==> flow/design.v (excerpt) <==
module ALU (
    input         clk,         
    input         rst,         
    input         i_vld,       
    input  [31:0] i_a,         
    input  [31:0] i_b,         
    input         opcode,      
    output reg [31:0] o_res,   
    output reg    o_res_vld,   
    output reg    overflow     
);
Settings: LEC_CHECK=0, CAP_MARGIN=20, CORE_MARGIN=2, CORE_UTILIZATION=71, CTS_CLUSTER_DIAMETER=136, GPL_ROUTABILITY_DRIVEN=1, MAX_ROUTING_LAYER=met5, SETUP_SLACK_MARGIN=-0.69, SLEW_MARGIN=20; clock period 7.06 ns.
run.sh (not shown) runs the stock make flow with config.mk's settings and CLKGATE_MAP_FILE=.
The first run stopped in global routing (5_1_grt) (GRT-0232).
==> next run, changes <==
Settings changed: CORE_UTILIZATION 71 to 57, CTS_CLUSTER_DIAMETER 136 to default, GPL_ROUTABILITY_DRIVEN 1 to default, MAX_ROUTING_LAYER met5 to default, PLACE_DENSITY from default to 0.6, SETUP_SLACK_MARGIN -0.69 to default.
Clock period 7.06 ns to 8.8 ns, I/O delays scaled along.
The new run finished clean.
Die area grows by a quarter to a third.
Area after synthesis does not change.
Synthesized cell count is unchanged.
==> next run, changes <==
Settings changed: ABC_AREA from default to 1, CORE_UTILIZATION 57 to 72.
Clock period 8.8 ns to 9.31 ns, I/O delays scaled along.
The changed run completed without violations.
Via count rises by 22%.
Setup slack improved by 220 ps.
Non-clock buffer count drops by 96.
Clock skew shrinks by 39 ps.
Final area went up by 1.7%.
Critical path depth rises by 7.
Die size drops by 16%.
Flip-flop count does not change.
==> next run, changes <==
Settings changed: ABC_AREA 1 to default, CTS_CLUSTER_SIZE from default to 37, PLACE_DENSITY 0.6 to 0.68, SETUP_SLACK_MARGIN from default to 1.39.
Clock period 9.31 ns to 9.0 ns, I/O delays scaled along.
Cell area goes up by 7.8%.
Synthesized cell count falls by 23%.
Setup slack gets worse by 320 ps.
Via count went down by 1.7%.

========
maple:
ALU again, from the RTL that the note above started with.
make LEC_CHECK=0 ABC_AREA=1 CAP_MARGIN=0 CORE_ASPECT_RATIO=0.74 CORE_MARGIN=2 CORE_UTILIZATION=72 CTS_CLUSTER_DIAMETER=118 CTS_CLUSTER_SIZE=10 PLACE_DENSITY_LB_ADDON=0.02 SLEW_MARGIN=20 finish   # period 6.26 ns
What ended maple was a tool error in global routing (5_1_grt); the run never finished.
Modified inputs, pine compared to maple
==> flow/config.mk <==
export PLATFORM = sky130hd
export DESIGN_NAME = ALU
export DESIGN_NICKNAME = ALU
export VERILOG_FILES = /design/flow/design.v
export SDC_FILE = /design/flow/constraint.sdc
export NUM_CORES = 4
export LEC_CHECK = 0
export CAP_MARGIN = 20
export CORE_MARGIN = 2
export CORE_UTILIZATION = 72
export GPL_ROUTABILITY_DRIVEN = 1
export MAX_ROUTING_LAYER = met5
export PLACE_DENSITY = 0.78
export SLEW_MARGIN = 20
==> flow/constraint.sdc <==
create_clock -name core_clock -period 8.06 [get_ports {clk}]
set_input_delay 1.6120 -clock core_clock [delete_from_list [all_inputs] [get_ports {clk}]]
set_output_delay 1.6120 -clock core_clock [all_outputs]
set_load 0.01 [all_outputs]
Results
Across maple and pine, no clean finish was achieved.
No final results exist for pine, since it was stopped by error ODB-0269 during global routing (5_1_grt).
maple did not finish: a tool error stopped it during global routing (5_1_grt).
In the reports for maple and pine, the smaller number of cells produced by synthesis belongs to pine.
Area of the core is higher on maple
pine vs maple: half-perimeter wire length after placement down
pine reports a higher share of synthesized area occupied by flip-flops and latches than maple does.
Of maple and pine, maple shows the lower xor/xnor share of the synthesized area, with pine above it.
Looking at area fraction in mux cells, pine sits 2.5 points above maple.
Number of register bits inferred by synthesis came out exactly the same in maple and pine.
pine vs. maple: share of synthesized cell area in and, or, nand and nor gates down 7.2 points, die outline area went down by about 5%, number of nets at floorplan fell by about 20%.
pine: standard-cell row count 13% above maple

========
Setup of the previous run:
ALU again, from the RTL that the note above started with.
// ALU
module ALU (
    input         clk,         
    input         rst,         
    input         i_vld,       
    input  [31:0] i_a,         
    input  [31:0] i_b,         
    input         opcode,      
    output reg [31:0] o_res,   
    output reg    o_res_vld,   
    output reg    overflow     
);
clock: 9.0 ns
lec_check: 0
cap_margin: 20
core_margin: 2
core_utilization: 40
cts_cluster_diameter: 351
hold_slack_margin: -0.04
place_density: 0.71
slew_margin: 30
Looking at the reports, the previous run completed the entire flow and the layout it produced met the timing, DRC and antenna checks.
[inputs] the current run vs the previous run
- removing CTS_CLUSTER_DIAMETER (formerly 351)
- changing SLEW_MARGIN from 30 to 20
- setting SETUP_SLACK_MARGIN to 1.66 for the first time
- setting CTS_CLUSTER_SIZE to 42 for the first time
- removing PLACE_DENSITY (formerly 0.71)
- changing CORE_UTILIZATION from 40 to 68
- removing HOLD_SLACK_MARGIN (formerly -0.04)
- changing the clock period (ns, I/O delays scaled along) from 9.0 to 6.48
Notes after the runs:
- To summarise the current run: no stage aborted, but the layout did not pass its checks, failing on capacitance limit, slew limit, setup timing.
- Summary of the current run over the previous run: final standard cell count with taps included and fillers excluded grew by about 5.5%; combinational cell area excluding buffers and inverters went up; flop-to-flop setup slack fell by 3.90 ns.
- Against the previous run, the current run comes in about 4% lower on clock-buffer cell count.
